## run 1
Design mainModule, start of the top module:
module mainModule(
		input clk, input reset,
		output [31:0] imem_addr, input [31:0] imem_data,
		output wb_alu_we, output [2:0] wb_alu_rd, output [31:0] wb_alu_data,
		output wb_mem_we, output [2:0] wb_mem_rd, output [7:0] wb_mem_data,
		output [3:0] flags
	);
	wire IF_flush, ID_flush, EX_flush; 
	wire pcWrite, p1_pipeline_regWrite;
	wire p2_pipeline_regWrite, p2_pipeline_stall;
	wire hu_pcWrite, hu_p1_regWrite, hu_stall;
	wire p3_pipeline_regWrite = 1'b1;
	wire [1:0]  f_mem_reg_rn_sel, f_alu_reg_rm_sel, f_alu_reg_rn_sel;	 
	wire [1:0] f_mem_reg_rd_sel;
	wire f_memStage_mem_rd_sel;
	wire [31:0] p2_pc_branchTarget, pc_jumpTarget; 
	wire [1:0] pcSrc;
	wire [15:0] p1_aluInstr, p1_memInstr;  
	wire [31:0] p1_pc_plus4;
	IFStage the_IFStage(
		clk, reset, p1_pipeline_regWrite, IF_flush, 
		pcWrite, 	p2_pc_branchTarget, pc_jumpTarget, 
		pcSrc,  
		p1_aluInstr, p1_memInstr, p1_pc_plus4,
		imem_addr, imem_data
	);
	wire p2_memRead, p2_memWrite, p2_alu_regWrite, p2_mem_regWrite, p2_flag_regWrite;
	wire p2_aluOp, p2_aluSrcB;
	wire p2_isBranch, p2_isJump; 
	wire p3_memRead, p3_memWrite, p3_alu_regWrite, p3_mem_regWrite;
	wire p4_alu_regWrite, p4_mem_regWrite;
	wire [2:0] p2_alu_rm, p2_alu_rn, p2_alu_rd, p2_mem_rn, p2_mem_rd;
  ...
clock: 6.96 ns
lec_check: 0
cap_margin: 35
cell_pad_in_sites_global_placement: 0
core_margin: 2
core_utilization: 67
cts_cluster_diameter: 245
cts_cluster_size: 19
hold_slack_margin: 0.21
min_routing_layer: met1
place_density: 0.64
slew_margin: 20
run.sh (not shown) runs the stock make flow with config.mk's settings and CLKGATE_MAP_FILE=.
The inputs of run 2 differ from those of run 1 as listed below.
# run 1
export LEC_CHECK = 0
export CAP_MARGIN = 35
export CELL_PAD_IN_SITES_GLOBAL_PLACEMENT = 0
export CORE_MARGIN = 2
export CORE_UTILIZATION = 67
export CTS_CLUSTER_DIAMETER = 245
export CTS_CLUSTER_SIZE = 19
export HOLD_SLACK_MARGIN = 0.21
export MIN_ROUTING_LAYER = met1
export PLACE_DENSITY = 0.64
export SLEW_MARGIN = 20
create_clock -name core_clock -period 6.96 [get_ports {clk}]
# run 2
export LEC_CHECK = 0
export CAP_MARGIN = 35
export CELL_PAD_IN_SITES_DETAIL_PLACEMENT = 1
export CELL_PAD_IN_SITES_GLOBAL_PLACEMENT = 3
export CORE_ASPECT_RATIO = 1.07
export CORE_MARGIN = 2
export CORE_UTILIZATION = 67
export CTS_CLUSTER_DIAMETER = 245
export CTS_CLUSTER_SIZE = 19
export MIN_ROUTING_LAYER = met1
export PLACE_DENSITY = 0.89
export SETUP_SLACK_MARGIN = -0.75
export SLEW_MARGIN = 20
create_clock -name core_clock -period 10.2 [get_ports {clk}]
[summary]
- Of run 1 and run 2, just one finished clean: run 1.
- Stage in which a tool error killed run 2: 3_1_place_gp_skip_io.
- Reported for run 1 and run 2, simple-gate area share of the yosys netlist turned out identical to the last digit.
- Compared with run 1, run 2 shows fraction of the core area occupied by cells at floorplan lower by 0.17 points.
- Diff run 2..run 1 | adder and majority cell fraction of the synthesized area | unchanged
- Run 2 and run 1 ended up with roughly the same gate count after technology mapping.
- Going from run 1 to run 2, core region area neither gained nor lost much; total cell area reported by yosys after synthesis roughly the same; x dimension of the die moved down.
- The chip area of run 2 and that of run 1 are within noise of each other.
- Overall die height (run 2 over run 1): increase, 3.4%
- Run 2 has row count above what run 1 had.
[inputs] run 3 vs run 2
# run 2
export LEC_CHECK = 0
export CAP_MARGIN = 35
export CELL_PAD_IN_SITES_DETAIL_PLACEMENT = 1
export CELL_PAD_IN_SITES_GLOBAL_PLACEMENT = 3
export CORE_ASPECT_RATIO = 1.07
export CORE_MARGIN = 2
export CORE_UTILIZATION = 67
export CTS_CLUSTER_DIAMETER = 245
export CTS_CLUSTER_SIZE = 19
export MIN_ROUTING_LAYER = met1
export PLACE_DENSITY = 0.89
export SETUP_SLACK_MARGIN = -0.75
export SLEW_MARGIN = 20
create_clock -name core_clock -period 10.2 [get_ports {clk}]
# run 3
export LEC_CHECK = 0
export CAP_MARGIN = 20
export CORE_MARGIN = 2
export CORE_UTILIZATION = 59
export SLEW_MARGIN = 20
create_clock -name core_clock -period 4.58 [get_ports {clk}]
## What came out
Run 2: it failed during 3_1_place_gp_skip_io, and the tool reported GPL-0301. From the logs: run 3 reached the end of the flow and failed the layout checks with negative setup slack. Per the comparison of run 3 with run 2, area of the core region went up by 0.0064 mm², die area +about 13%, starting density of the core shrank by 7.6 points.
--- input diff run 3..run 4 ---
# run 3
export LEC_CHECK = 0
export CAP_MARGIN = 20
export CORE_MARGIN = 2
export CORE_UTILIZATION = 59
export SLEW_MARGIN = 20
create_clock -name core_clock -period 4.58 [get_ports {clk}]
# run 4
export LEC_CHECK = 0
export CAP_MARGIN = 20
export CELL_PAD_IN_SITES_GLOBAL_PLACEMENT = 0
export CORE_MARGIN = 2
export CORE_UTILIZATION = 70
export CTS_CLUSTER_DIAMETER = 245
export HOLD_SLACK_MARGIN = -0.09
export MAX_ROUTING_LAYER = met4
export MIN_ROUTING_LAYER = met1
export PLACE_DENSITY = 0.64
export SETUP_SLACK_MARGIN = 0.52
export SLEW_MARGIN = 20
create_clock -name core_clock -period 4.58 [get_ports {clk}]
--- outcome ---
To summarise run 3: no stage aborted, but the layout did not pass its checks, failing on negative setup slack.
No crash in run 4: every stage finished, but the layout fails its final checks due to negative setup slack.
Run 3 → run 4: static power due to leakage decreased about 0.4%; share of power burned in combinational logic shows an increase of 2.3 points; initial antenna violation count increased 1.
When run 4 is measured against run 3, its part of the total power dissipated in the clock network turns out 2.5 points lower.
diff inputs: run 4 => run 5
# run 4
export LEC_CHECK = 0
export CAP_MARGIN = 20
export CELL_PAD_IN_SITES_GLOBAL_PLACEMENT = 0
export CORE_MARGIN = 2
export CORE_UTILIZATION = 70
export CTS_CLUSTER_DIAMETER = 245
export HOLD_SLACK_MARGIN = -0.09
export MAX_ROUTING_LAYER = met4
export MIN_ROUTING_LAYER = met1
export PLACE_DENSITY = 0.64
export SETUP_SLACK_MARGIN = 0.52
export SLEW_MARGIN = 20
create_clock -name core_clock -period 4.58 [get_ports {clk}]
# run 5
export LEC_CHECK = 0
export CAP_MARGIN = 20
export CELL_PAD_IN_SITES_GLOBAL_PLACEMENT = 0
export CORE_MARGIN = 2
export CORE_UTILIZATION = 72
export CTS_CLUSTER_DIAMETER = 215
export HOLD_SLACK_MARGIN = -0.09
export MAX_ROUTING_LAYER = met4
export MIN_ROUTING_LAYER = met1
export PLACE_DENSITY = 0.64
export SETUP_SLACK_MARGIN = -0.36
export SLEW_MARGIN = 20
create_clock -name core_clock -period 4.58 [get_ports {clk}]
The runs compared here, run 4 and run 5, all ended either early or with open violations. No crash in run 5: every stage finished, but the layout fails its final checks due to negative setup slack. Taking run 4 as the reference, in run 5 chip width shrank by 3.1 µm; synthesis-to-finish area growth shrank by 2.2 points; via count of the first global-routing pass grew by 576; count of clock-buffer cells in the layout shrank by about 15%; flip-flop and latch share of the layout cell area grew by 0.59 points. Run 4 → run 5: maximum number of pins on one net before global-route repair -10, critical path depth -3, final cell utilization of the core grew by 0.57 points, wire length after detailed routing has increased.
### run 5 -> run 6
# run 5
export LEC_CHECK = 0
export CAP_MARGIN = 20
export CELL_PAD_IN_SITES_GLOBAL_PLACEMENT = 0
export CORE_MARGIN = 2
export CORE_UTILIZATION = 72
export CTS_CLUSTER_DIAMETER = 215
export HOLD_SLACK_MARGIN = -0.09
export MAX_ROUTING_LAYER = met4
export MIN_ROUTING_LAYER = met1
export PLACE_DENSITY = 0.64
export SETUP_SLACK_MARGIN = -0.36
export SLEW_MARGIN = 20
create_clock -name core_clock -period 4.58 [get_ports {clk}]
# run 6
export LEC_CHECK = 0
export CAP_MARGIN = 20
export CELL_PAD_IN_SITES_GLOBAL_PLACEMENT = 0
export CORE_MARGIN = 2
export CORE_UTILIZATION = 67
export CTS_CLUSTER_DIAMETER = 245
export MIN_ROUTING_LAYER = met1
export PLACE_DENSITY = 0.64
export SLEW_MARGIN = 20
create_clock -name core_clock -period 6.96 [get_ports {clk}]
==> comparison <==
Run 6 completed end to end with timing, DRC and antenna clean.
From run 5 to run 6, number of nets in the synthesized netlist did not move at all.
Run 6 reports a lower cell count than run 5 does.
Run 6 vs run 5 — number of clock buffer instances in the layout climbed by more than 10%
Run 5 -> run 6: first-iteration DRC count decreased by more than a quarter
Pin count of the biggest net entering global routing for run 6: 25 down relative to run 5
Between run 6 and run 5, the relative area of non-clock buffer cells in the final design is higher for run 5.
Wire length on met2 went down by a few percent going from run 5 to run 6.


build 7:
Starting RTL as in the previous note.
## mainModule
module mainModule(
		input clk, input reset,
		output [31:0] imem_addr, input [31:0] imem_data,
		output wb_alu_we, output [2:0] wb_alu_rd, output [31:0] wb_alu_data,
		output wb_mem_we, output [2:0] wb_mem_rd, output [7:0] wb_mem_data,
		output [3:0] flags
	);
clock: 14.0 ns
lec_check: 0
cap_margin: 5
cell_pad_in_sites_global_placement: 3
core_aspect_ratio: 1.34
core_margin: 2
core_utilization: 49
cts_cluster_diameter: 315
gpl_routability_driven: 1
min_routing_layer: met2
place_density_lb_addon: 0.29
slew_margin: 20
Build 7 terminated abnormally: global placement without I/O reported FLW-0024.
Changes in build 76 relative to build 7:
# build 7
export LEC_CHECK = 0
export CAP_MARGIN = 5
export CELL_PAD_IN_SITES_GLOBAL_PLACEMENT = 3
export CORE_ASPECT_RATIO = 1.34
export CORE_MARGIN = 2
export CORE_UTILIZATION = 49
export CTS_CLUSTER_DIAMETER = 315
export GPL_ROUTABILITY_DRIVEN = 1
export MIN_ROUTING_LAYER = met2
export PLACE_DENSITY_LB_ADDON = 0.29
export SLEW_MARGIN = 20
create_clock -name core_clock -period 14.0 [get_ports {clk}]
# build 76
export LEC_CHECK = 0
export CAP_MARGIN = 20
export CORE_MARGIN = 2
export CORE_UTILIZATION = 40
export PLACE_DENSITY = 0.6
export SLEW_MARGIN = 20
create_clock -name core_clock -period 8.25 [get_ports {clk}]
Notes after the runs:
- Build 76 reached the end of the flow, and the finished layout is clean on the timing, design-rule and antenna checks.
- global placement without I/O: build 7 exited with error
- Relative to build 7, the horizontal die dimension measured on build 76 has increased by more than a quarter.
- Reported for build 7 and build 76, Yosys chip area turned out identical to the last digit.
- Row pre-placement core utilization: build 76 lower / build 7 higher
- Going from build 7 to build 76, the die area was enlarged.
- Diff build 7..build 76 | fraction of the yosys area taken by sequential cells | unchanged
- The die outline height of build 76 is lower than that of build 7.
- As of build 76, placeable core region had risen by more than 10% compared to build 7.
- Reported for build 7 and build 76, total of flip-flops plus latches after synthesis turned out identical to the last digit.
Relative to build 76, the following input files were edited for build 77:
# build 76
export LEC_CHECK = 0
export CAP_MARGIN = 20
export CORE_MARGIN = 2
export CORE_UTILIZATION = 40
export PLACE_DENSITY = 0.6
export SLEW_MARGIN = 20
create_clock -name core_clock -period 8.25 [get_ports {clk}]
# build 77
export LEC_CHECK = 0
export CAP_MARGIN = 20
export CORE_MARGIN = 2
export CORE_UTILIZATION = 72
export PLACE_DENSITY = 0.66
export SLEW_MARGIN = 20
create_clock -name core_clock -period 5.78 [get_ports {clk}]
Notes after the runs:
Comparing final worst hold slack for build 77 and build 76, the bigger number came from build 77.
In build 77 relative to build 76, routability-driven placement congestion ratio had gone up by a few percent.
Count of buffering cells on the critical path with inverters included, build 77 and build 76: lower on build 76
Synthesis-to-finish area growth in build 77 is 3.8 points higher than in build 76
Layout checks on build 77: not met. Flow itself completed; violations: setup timing.
Leakage power total, build 77 and build 76: higher on build 77
Combinational power in build 77 vs build 76: up 59%
Per the comparison of build 77 with build 76, total die size now smaller; final instance area went up about 3.4%; power consumption saw an increase.
Inputs modified between build 77 and build 16:
# build 77
export LEC_CHECK = 0
export CAP_MARGIN = 20
export CORE_MARGIN = 2
export CORE_UTILIZATION = 72
export PLACE_DENSITY = 0.66
export SLEW_MARGIN = 20
create_clock -name core_clock -period 5.78 [get_ports {clk}]
# build 16
export LEC_CHECK = 0
export CAP_MARGIN = 20
export CORE_MARGIN = 2
export CORE_UTILIZATION = 66
export PLACE_DENSITY = 0.6
export SLEW_MARGIN = 20
create_clock -name core_clock -period 5.92 [get_ports {clk}]
==> results <==
Not one of build 77 and build 16 finished clean. Nothing crashed in build 16 and all stages finished; the problem is that the final layout failed, the offending checks being setup timing. The lower sequential share of layout area of build 77 and build 16 is in build 77. Setup slack sits higher in build 16 than in build 77. For number of signal-net buffers in the layout, dividing the value from build 77 by the value from build 16 gives 1.07. Lower initial antenna violation count among build 77 and build 16: build 16. Sort build 77 and build 16 by path length in cells of the critical path asc -> top: build 16. Going from build 77 to build 16, fmax grew by a few percent. Looking at layout overhead on the synthesized area, build 16 sits 0.56 points lower than build 77 does. Re number of setup buffers added after CTS: build 16 is 3 up on build 77. Estimated wirelength of the detail-placed design: build 16 vs build 77, no meaningful difference. Cmp build 77 and build 16 / clock network power share / higher: build 16.


== run A ==
Starting RTL as in the previous note.
==> flow/config.mk <==
export PLATFORM = sky130hd
export DESIGN_NAME = mainModule
export DESIGN_NICKNAME = mainModule
export VERILOG_FILES = /design/flow/design.v
export SDC_FILE = /design/flow/constraint.sdc
export NUM_CORES = 4
export LEC_CHECK = 0
export CAP_MARGIN = 0
export CELL_PAD_IN_SITES_GLOBAL_PLACEMENT = 1
export CORE_MARGIN = 2
export CORE_UTILIZATION = 59
export CTS_CLUSTER_SIZE = 78
export GPL_TIMING_DRIVEN = 1
export MAX_ROUTING_LAYER = met4
export PLACE_DENSITY = 0.8
export SLEW_MARGIN = 20
==> flow/constraint.sdc <==
create_clock -name core_clock -period 8.06 [get_ports {clk}]
set_input_delay 1.6120 -clock core_clock [delete_from_list [all_inputs] [get_ports {clk}]]
set_output_delay 1.6120 -clock core_clock [all_outputs]
set_load 0.01 [all_outputs]
Run A did not stop at any stage, and its layout met the timing, design-rule and antenna checks.
### run A -> run B
==> flow/config.mk <==
export PLATFORM = sky130hd
export DESIGN_NAME = mainModule
export DESIGN_NICKNAME = mainModule
export VERILOG_FILES = /design/flow/design.v
export SDC_FILE = /design/flow/constraint.sdc
export NUM_CORES = 4
export LEC_CHECK = 0
export CAP_MARGIN = 20
export CORE_MARGIN = 2
export CORE_UTILIZATION = 60
export PLACE_DENSITY = 0.6
export SLEW_MARGIN = 20
==> flow/constraint.sdc <==
create_clock -name core_clock -period 6.5 [get_ports {clk}]
set_input_delay 1.3000 -clock core_clock [delete_from_list [all_inputs] [get_ports {clk}]]
set_output_delay 1.3000 -clock core_clock [all_outputs]
set_load 0.01 [all_outputs]
--- outcome ---
The uppermost layer routed comes out met4 in one run and met5 in the other, namely in run A and run B respectively.
Layout net count: lower on run A
[compare] base=run A new=run B: die size lost about 1.6%; via count of the first global-routing pass neither gained nor lost much.
For run C, these inputs were changed with respect to run B:
diff --git a/flow/config.mk b/flow/config.mk
--- a/flow/config.mk
+++ b/flow/config.mk
@@ -9,4 +9,5 @@
 export CORE_MARGIN = 2
-export CORE_UTILIZATION = 60
+export CORE_UTILIZATION = 40
 export PLACE_DENSITY = 0.6
+export SETUP_SLACK_MARGIN = 0.43
 export SLEW_MARGIN = 20
==> flow/constraint.sdc <==
create_clock -name core_clock -period 8.25 [get_ports {clk}]
set_input_delay 1.6500 -clock core_clock [delete_from_list [all_inputs] [get_ports {clk}]]
set_output_delay 1.6500 -clock core_clock [all_outputs]
set_load 0.01 [all_outputs]
==> results <==
Per the comparison of run C with run B, final design utilization shrank by 23 points, final-layout clock buffer total shows an increase of 15, fraction of standard cell area that is sequential climbed 0.32 points, multi-input gate share of total cell area ~0 delta.
No activity file was given, so power comes from the tool's default toggle rates.
